==> run a <==
==> flow/design.v <==
module LASER (
    input CLK,
    input RST,
    input [3:0] X,
    input [3:0] Y,
    output reg [3:0] C1X,
    output reg [3:0] C1Y,
    output reg [3:0] C2X,
    output reg [3:0] C2Y,
    output reg DONE
);
    localparam S_IDLE           = 4'd0;
    localparam S_READ           = 4'd1;
    localparam S_INIT_C1        = 4'd2;
    localparam S_CALC_C1        = 4'd3;
    localparam S_UPDATE_C1      = 4'd4;
    localparam S_INIT_C2        = 4'd5;
    localparam S_CALC_C2        = 4'd6;
    localparam S_UPDATE_C2      = 4'd7;
    localparam S_CHECK_CONV     = 4'd8;
    localparam S_DONE           = 4'd9;
    localparam S_WAIT           = 4'd10;
    reg [3:0] state;
    reg [5:0] pixel_count;
    reg [3:0] X_MEM [0:39];
    reg [3:0] Y_MEM [0:39];
    reg [5:0] mark_data;        
    reg [3:0] index_X, index_Y; 
    reg [5:0] current_hit_count;
    reg [5:0] best_hit_count;
    reg [3:0] best_c1x, best_c1y;
    reg [3:0] best_c2x, best_c2y;
    reg [3:0] old_c1x, old_c1y, old_c2x, old_c2y;
    reg p0_scan, p1_scan, p2_scan, p3_scan;    
    reg p0_fix,  p1_fix,  p2_fix,  p3_fix;     
    reg hit0, hit1, hit2, hit3;                
    reg [3:0] fixed_cx, fixed_cy;
    always @(posedge CLK or posedge RST) begin
        if (RST) begin
            state <= S_IDLE;
            pixel_count <= 0;
            DONE <= 0;
            C1X <= 0; C1Y <= 0; C2X <= 0; C2Y <= 0;
            mark_data <= 0;
            index_X <= 0; index_Y <= 0;
            current_hit_count <= 0; best_hit_count <= 0;
            best_c1x <= 0; best_c1y <= 0; best_c2x <= 0; best_c2y <= 0;
        end
        else begin
            case(state)
                S_IDLE: begin
                    DONE <= 0;
                    state <= S_READ;
                    best_c1x <= 0; best_c1y <= 0; best_c2x <= 0; best_c2y <= 0;
                    X_MEM[pixel_count] <= X;
                    Y_MEM[pixel_count] <= Y;
                    pixel_count <= pixel_count + 1;
                end
                S_READ: begin
                    X_MEM[pixel_count] <= X;
                    Y_MEM[pixel_count] <= Y;
                    if (pixel_count >= 39) begin
                        pixel_count <= 0;
                        state <= S_INIT_C1; 
                    end
                    else begin
                        pixel_count <= pixel_count + 1;
                    end
                end
                S_INIT_C1: begin
                    index_X <= 0;
                    index_Y <= 0;
                    best_hit_count <= 0; 
                    old_c1x <= best_c1x; old_c1y <= best_c1y;
                    old_c2x <= best_c2x; old_c2y <= best_c2y;
                    state <= S_CALC_C1;
                    mark_data <= 0;
                    current_hit_count <= 0;
                end
                S_CALC_C1: begin
                    current_hit_count <= current_hit_count + hit0 + hit1 + hit2 + hit3;
                    if (mark_data == 36) begin
                        state <= S_UPDATE_C1;
                        mark_data <= 0;
                    end
                    else begin
                        mark_data <= mark_data + 4;
                    end
                end
                S_UPDATE_C1: begin
                    if (current_hit_count >= best_hit_count) begin
                        best_hit_count <= current_hit_count;
                        best_c1x <= index_X;
                        best_c1y <= index_Y;
                    end
                    current_hit_count <= 0;
                    if (index_X == 15 && index_Y == 15) begin
                        state <= S_INIT_C2;
                    end
                    else begin
                        if (index_X == 15) begin
                            index_X <= 0;
                            index_Y <= index_Y + 1;
                        end else begin
                            index_X <= index_X + 1;
                        end
                        state <= S_CALC_C1; 
                    end
                end
                S_INIT_C2: begin
                    index_X <= 0;
                    index_Y <= 0;
                    best_hit_count <= 0; 
                    state <= S_CALC_C2;
                    mark_data <= 0;
                    current_hit_count <= 0;
                end
                S_CALC_C2: begin
                    current_hit_count <= current_hit_count + hit0 + hit1 + hit2 + hit3;
                    if (mark_data == 36) begin
                        state <= S_UPDATE_C2;
                        mark_data <= 0;
                    end
                    else begin
                        mark_data <= mark_data + 4;
                    end
                end
                S_UPDATE_C2: begin
                    if (current_hit_count >= best_hit_count) begin
                        best_hit_count <= current_hit_count;
                        best_c2x <= index_X;
                        best_c2y <= index_Y;
                    end
                    current_hit_count <= 0;
                    if (index_X == 15 && index_Y == 15) begin
                        state <= S_CHECK_CONV; 
                    end
                    else begin
                        if (index_X == 15) begin
                            index_X <= 0;
                            index_Y <= index_Y + 1;
                        end else begin
                            index_X <= index_X + 1;
                        end
                        state <= S_CALC_C2;
                    end
                end
                S_CHECK_CONV: begin
                    if (old_c1x == best_c1x && old_c1y == best_c1y && 
                        old_c2x == best_c2x && old_c2y == best_c2y) begin
                        state <= S_DONE;
                    end
                    else begin
                        state <= S_INIT_C1;
                    end
                end
                S_DONE: begin
                    C1X <= best_c1x; C1Y <= best_c1y;
                    C2X <= best_c2x; C2Y <= best_c2y;
                    DONE <= 1;
                    state <= S_WAIT;
                end
                S_WAIT: begin
                    DONE <= 0;
                    state <= S_IDLE;
                end
                default: state <= S_IDLE;
            endcase
        end
    end
    function check_hit;
        input [3:0] tx, ty, cx, cy;
        reg [3:0] abs_dx, abs_dy;
        begin
            abs_dx = (tx >= cx) ? (tx - cx) : (cx - tx);
            abs_dy = (ty >= cy) ? (ty - cy) : (cy - ty);
            if ( (abs_dx + abs_dy <= 4) || (abs_dx == 2 && abs_dy == 3) || (abs_dx == 3 && abs_dy == 2) )
                check_hit = 1'b1;
            else
                check_hit = 1'b0;
        end
    endfunction
    always @(*) begin
        if (state == S_CALC_C1) begin
            fixed_cx = best_c2x;
            fixed_cy = best_c2y;
        end
        else begin 
            fixed_cx = best_c1x;
            fixed_cy = best_c1y;
        end
    end
    always @(*) begin
        p0_scan = check_hit(X_MEM[mark_data],   Y_MEM[mark_data],   index_X, index_Y);
        p1_scan = check_hit(X_MEM[mark_data+1], Y_MEM[mark_data+1], index_X, index_Y);
        p2_scan = check_hit(X_MEM[mark_data+2], Y_MEM[mark_data+2], index_X, index_Y);
        p3_scan = check_hit(X_MEM[mark_data+3], Y_MEM[mark_data+3], index_X, index_Y);
        p0_fix = check_hit(X_MEM[mark_data],   Y_MEM[mark_data],   fixed_cx, fixed_cy);
        p1_fix = check_hit(X_MEM[mark_data+1], Y_MEM[mark_data+1], fixed_cx, fixed_cy);
        p2_fix = check_hit(X_MEM[mark_data+2], Y_MEM[mark_data+2], fixed_cx, fixed_cy);
        p3_fix = check_hit(X_MEM[mark_data+3], Y_MEM[mark_data+3], fixed_cx, fixed_cy);
        hit0 = p0_scan || p0_fix;
        hit1 = p1_scan || p1_fix;
        hit2 = p2_scan || p2_fix;
        hit3 = p3_scan || p3_fix;
    end
endmodule
==> flow/run.sh <==
#!/bin/bash
# the make line also repeats each setting of config.mk as NAME=value (left out here)
make -C /OpenROAD-flow-scripts/flow DESIGN_CONFIG=/design/flow/config.mk WORK_HOME=/design/flow/orfs CLKGATE_MAP_FILE= finish
==> flow/config.mk <==
export PLATFORM = sky130hd
export DESIGN_NAME = LASER
export DESIGN_NICKNAME = LASER
export VERILOG_FILES = /design/flow/design.v
export SDC_FILE = /design/flow/constraint.sdc
export NUM_CORES = 4
export LEC_CHECK = 0
export CAP_MARGIN = 20
export CORE_MARGIN = 2
export CORE_UTILIZATION = 70
export CTS_CLUSTER_DIAMETER = 277
export GPL_TIMING_DRIVEN = 1
export MIN_ROUTING_LAYER = met1
export PLACE_DENSITY = 0.65
export SETUP_SLACK_MARGIN = -0.28
export SLEW_MARGIN = 20
==> flow/constraint.sdc <==
create_clock -name core_clock -period 3.69 [get_ports {CLK}]
set_input_delay 0.7380 -clock core_clock [delete_from_list [all_inputs] [get_ports {CLK}]]
set_output_delay 0.7380 -clock core_clock [all_outputs]
set_load 0.01 [all_outputs]
==> inputs of run b, as changes to run a <==
- ABC_AREA: default -> 1
- CORE_UTILIZATION: 70 -> 68
- CTS_CLUSTER_DIAMETER: 277 -> default
- GPL_TIMING_DRIVEN: 1 -> default
- MIN_ROUTING_LAYER: met1 -> default
- PLACE_DENSITY: 0.65 -> default
- SETUP_SLACK_MARGIN: -0.28 -> default
==> flow/constraint.sdc (replaced) <==
create_clock -name core_clock -period 5.39 [get_ports {CLK}]
set_input_delay 1.0780 -clock core_clock [delete_from_list [all_inputs] [get_ports {CLK}]]
set_output_delay 1.0780 -clock core_clock [all_outputs]
set_load 0.01 [all_outputs]
==> impl_metrics.toml <==
# generated from flow reports
[synth]
top_cells_by_area = "edfxtp_1 (44%), ha_1 (9.3%), nand2_1 (8.8%), dfrtp_1 (8.1%), inv_1 (5.7%)"
synth_top_cell_by_count = "nand2_1"
ys_sh_mux = 0
fp_nets = 2515

[timing]
finalSetupViolations = 6
fin_ws_ns = -0.413

[clock_tree]
post_cts_resize_count = 117

[global_routing]
grt_usage = 0.372

[run_status]
violations = "setup timing"
status = "complete, but fails checks"

[floorplan]
chip_area_um2 = 34800
That was run b.
==> impl_metrics.toml <==
# physical design summary
[run_status]
status = "did not finish"
failed_stage = "5_1_grt"
firstError = "[ERROR GRT-0232] Routing congestion too high. Check the congestion heatmap in the GUI."

[synth]
ys_sh_mux = 0.0367
synth_top_cell_by_count = "edfxtp_1"

[floorplan]
chip_area_um2 = 32800

[global_routing]
grt_usage = 0.727

[clock_tree]
post_cts_resize_count = 125
That was run a.


==> build 8 <==
RTL: the design.v shown in full above, as it stands there.
make LEC_CHECK=0 CAP_MARGIN=20 CELL_PAD_IN_SITES_GLOBAL_PLACEMENT=1 CORE_MARGIN=2 CORE_UTILIZATION=40 CTS_CLUSTER_DIAMETER=239 MIN_ROUTING_LAYER=met2 PLACE_DENSITY_LB_ADDON=0.18 SETUP_SLACK_MARGIN=-0.14 SLEW_MARGIN=20 finish   # period 5.52 ns
run.sh (not shown) runs the stock make flow with config.mk's settings and CLKGATE_MAP_FILE=.
==> inputs of trial 12, as changes to build 8 <==
CELL_PAD_IN_SITES_GLOBAL_PLACEMENT = not set   (was 1)
CORE_UTILIZATION = 70   (was 40)
CTS_CLUSTER_DIAMETER = 206   (was 239)
GPL_TIMING_DRIVEN = 1   (was not set)
MIN_ROUTING_LAYER = met1   (was met2)
PLACE_DENSITY_LB_ADDON = not set   (was 0.18)
SETUP_SLACK_MARGIN = -0.28   (was -0.14)
==> flow/constraint.sdc (replaced) <==
create_clock -name core_clock -period 3.92 [get_ports {CLK}]
set_input_delay 0.7840 -clock core_clock [delete_from_list [all_inputs] [get_ports {CLK}]]
set_output_delay 0.7840 -clock core_clock [all_outputs]
set_load 0.01 [all_outputs]
==> run summary <==
Flow results follow.

The run finished, with violations left. The layout checks failed on negative setup slack. The final worst-path setup slack is -0.664 ns. In the final report, the number of endpoints failing setup comes to 6.
the above is filed under build 8

==> run summary <==
Numbers from the implementation run.

The number of enable-type register cells in the synthesized netlist is 336. Buffers added to address setup during post-CTS repair amount to 10. The number of buffers added by the clock tree synthesis step is 40. The run ended at 5_1_grt. The flow did not finish.
the above is filed under trial 12

